## top
module top(
input clk,
input rst,
input  [31:0] b_rdata,
output [31:0] b_wdata,
output [31:0] addr,
output [3:0] we,
output en,
output rstout
    );
Size: ~2,000 cells after synthesis, ~22,000 sq um of cells after synthesis.
clock: 3.55 ns
lec_check: 0
cap_margin: 20
core_margin: 2
core_utilization: 68
cts_cluster_diameter: 379
cts_cluster_size: 25
max_routing_layer: met4
setup_slack_margin: 1.02
slew_margin: 20
tns_end_percent: 5
run.sh (not shown) runs the stock make flow with config.mk's settings and CLKGATE_MAP_FILE=.
The baseline finished with setup timing left.
Next try:
Settings changed: CORE_UTILIZATION 68 to 58, MAX_ROUTING_LAYER met4 to not set, SETUP_SLACK_MARGIN 1.02 to not set.
After rerunning: The new run completed, yet does not pass: setup timing. Combinational power grows by about 10%. Cell area shrinks by 0.52%. Final cell count grows by 2.8%.
Next try:
Settings changed: CORE_ASPECT_RATIO set to 0.62, CORE_UTILIZATION 58 to 17, CTS_CLUSTER_DIAMETER 379 to not set, CTS_CLUSTER_SIZE 25 to not set, MAX_ROUTING_LAYER set to met4, TNS_END_PERCENT 5 to not set.
Clock period 3.55 ns to 6.0 ns, I/O delays scaled along.
Outcome: Now the flow finished with timing, DRC and antenna clean; worst setup slack improved by 2.0 ns; worst hold slack stays flat; routed wire length went up by 15%.
Next try:
Settings changed: CORE_ASPECT_RATIO 0.62 to not set, CORE_UTILIZATION 17 to 72, CTS_CLUSTER_DIAMETER set to 29, CTS_CLUSTER_SIZE set to 35, MAX_ROUTING_LAYER met4 to not set.
Clock period 6.0 ns to 4.0 ns, I/O delays scaled along.
The new run produced a layout that fails on setup timing. Count of clock-buffer cells in the layout came out higher by 26. First-iteration DRC count is higher by about 35%. Sequential cell count is unchanged. Hold slack loses 0.0059 ns.

---

top again, from the RTL that the note above started with.
clock: 6.0 ns
lec_check: 0
cap_margin: 20
core_margin: 2
core_utilization: 40
cts_cluster_size: 53
slew_margin: 20
tns_end_percent: 50
Rerun with:
--- a/flow/config.mk
+++ b/flow/config.mk
@@ -10,2 +10 @@
-export CORE_UTILIZATION = 40
-export CTS_CLUSTER_SIZE = 53
+export CORE_UTILIZATION = 68
@@ -13 +11,0 @@
-export TNS_END_PERCENT = 50
==> flow/constraint.sdc (replaced) <==
create_clock -name core_clock -period 4.93 [get_ports {clk}]
set_input_delay 0.9860 -clock core_clock [delete_from_list [all_inputs] [get_ports {clk}]]
set_output_delay 0.9860 -clock core_clock [all_outputs]
set_load 0.01 [all_outputs]
After rerunning:
- With this change the flow reached the layout checks and failed them: negative setup slack
- synthesized cell count stays the same
- area after synthesis stays the same
- clock skew falls by 0.0031 ns
- sequential power went up by about a fifth
- clock power increases by a few percent
- first-iteration DRC count went up by a quarter to a third
- total power increases by about a fifth
- cell area increases slightly
- setup slack is worse by 0.79 ns
Rerun with:
--- a/flow/config.mk
+++ b/flow/config.mk
@@ -10 +10,6 @@
-export CORE_UTILIZATION = 68
+export CORE_UTILIZATION = 72
+export CTS_CLUSTER_DIAMETER = 28
+export CTS_CLUSTER_SIZE = 21
+export GPL_ROUTABILITY_DRIVEN = 0
+export HOLD_SLACK_MARGIN = -0.06
+export SETUP_SLACK_MARGIN = 0.25
After rerunning: The changed run finished but failed the layout checks on negative setup slack; count of clock-buffer cells in the layout grows by 25; cell count stays flat; synthesized cell count does not change; global-route usage went up by 3.9 points; design area came out higher by 3.6%; synthesized area does not change; die size goes down by 5.4%; wire length grows by 9.9%.

---

== run A ==
top again, from the RTL that the note above started with.
Settings: LEC_CHECK=0, ABC_AREA=1, CAP_MARGIN=25, CORE_MARGIN=10, CORE_UTILIZATION=17, CTS_CLUSTER_DIAMETER=247, GPL_ROUTABILITY_DRIVEN=1, MAX_ROUTING_LAYER=met4, PLACE_DENSITY_LB_ADDON=0.17, SLEW_MARGIN=20, TNS_END_PERCENT=25; clock period 7.9 ns.
Run A completed every stage of the flow, and the final layout passed the timing, design-rule and antenna checks.
Inputs modified between run A and run B:
Settings: clearing ABC_AREA, which used to be 1; clearing TNS_END_PERCENT, which used to be 25; putting PLACE_DENSITY at 0.64 where nothing was set; clearing PLACE_DENSITY_LB_ADDON, which used to be 0.17; swapping 10 for 2 in CORE_MARGIN; putting CTS_CLUSTER_SIZE at 40 where nothing was set; swapping 17 for 72 in CORE_UTILIZATION; swapping 25 for 20 in CAP_MARGIN; clearing CTS_CLUSTER_DIAMETER, which used to be 247; swapping 7.9 for 4.57 in the clock period (ns, I/O delays scaled along).
### Flow results
Complete run, failing final checks: run B, reason negative setup slack. Register share of the cell area, run B and run A: higher on run B. The lower horizontal die dimension of run B and run A is in run B. Global-route met3 utilization: lower on run A.
diff inputs: run B => run C
Settings: GPL_ROUTABILITY_DRIVEN no longer set, was 1; CORE_UTILIZATION now 49, was 72; PLACE_DENSITY no longer set, was 0.64; CTS_CLUSTER_SIZE no longer set, was 40; MAX_ROUTING_LAYER no longer set, was met4; the clock period (ns, I/O delays scaled along) now 5.68, was 4.57.
Notes after the runs:
Every stage of the flow completed for run C, and the final layout passed the timing, design-rule and antenna checks.
Taking run B as the reference, in run C part of the cycle the worst path needs shows a reduction of 21 points, clock period minus worst slack shows an increase of 0.089 ns, first-iteration DRC count shows a reduction of 485.
In the tables for run B and run C, slack of the worst reg-to-reg path reads higher with run C.
Run C — sequential share of layout area 1.0 points higher, run B as reference
Per the comparison of run C with run B, clock network power share saw an increase, post-layout total power down 1.3 mW.
For run C, the top routing layer in use was met5, unlike run B, where it was met4.
The following lists how run D was set up differently from run C:
Settings: SETUP_SLACK_MARGIN now 0.72, previously not set; CTS_CLUSTER_SIZE now 25, previously not set; CORE_UTILIZATION now 66, was 49; the clock period (ns, I/O delays scaled along) now 4.43, was 5.68.
### Flow results
- Run C: no failed stages, no open violations at the end
- From the logs: run D reached the end of the flow and failed the layout checks with negative setup slack.
- Against run C, number of nets in the layout in run D rose by a few percent.
- Number of instances on the worst hold path: run D vs run C up 1
- When run D is set beside run C, its fraction of area in registers turns out to be 2.3 points smaller.
--- input diff run D..run E ---
Settings: putting GPL_ROUTABILITY_DRIVEN at 1 where nothing was set; putting ABC_AREA at 0 where nothing was set; clearing CTS_CLUSTER_SIZE, which used to be 25; putting CTS_CLUSTER_DIAMETER at 353 where nothing was set; clearing SETUP_SLACK_MARGIN, which used to be 0.72; putting MAX_ROUTING_LAYER at met4 where nothing was set; swapping 4.43 for 3.11 in the clock period (ns, I/O delays scaled along).
--- outcome ---
- Run E finished all stages; however, its layout fails the closing checks, the failures being negative setup slack.
- Although run D finished all stages, its layout failed final checks on negative setup slack.
- Combinational power | run E above run D
- Looking at data arrival time at the worst-slack endpoint, run E sits below run D.
- Run E: switching power about 47% above run D
Power is estimated from default activity; no workload was simulated.
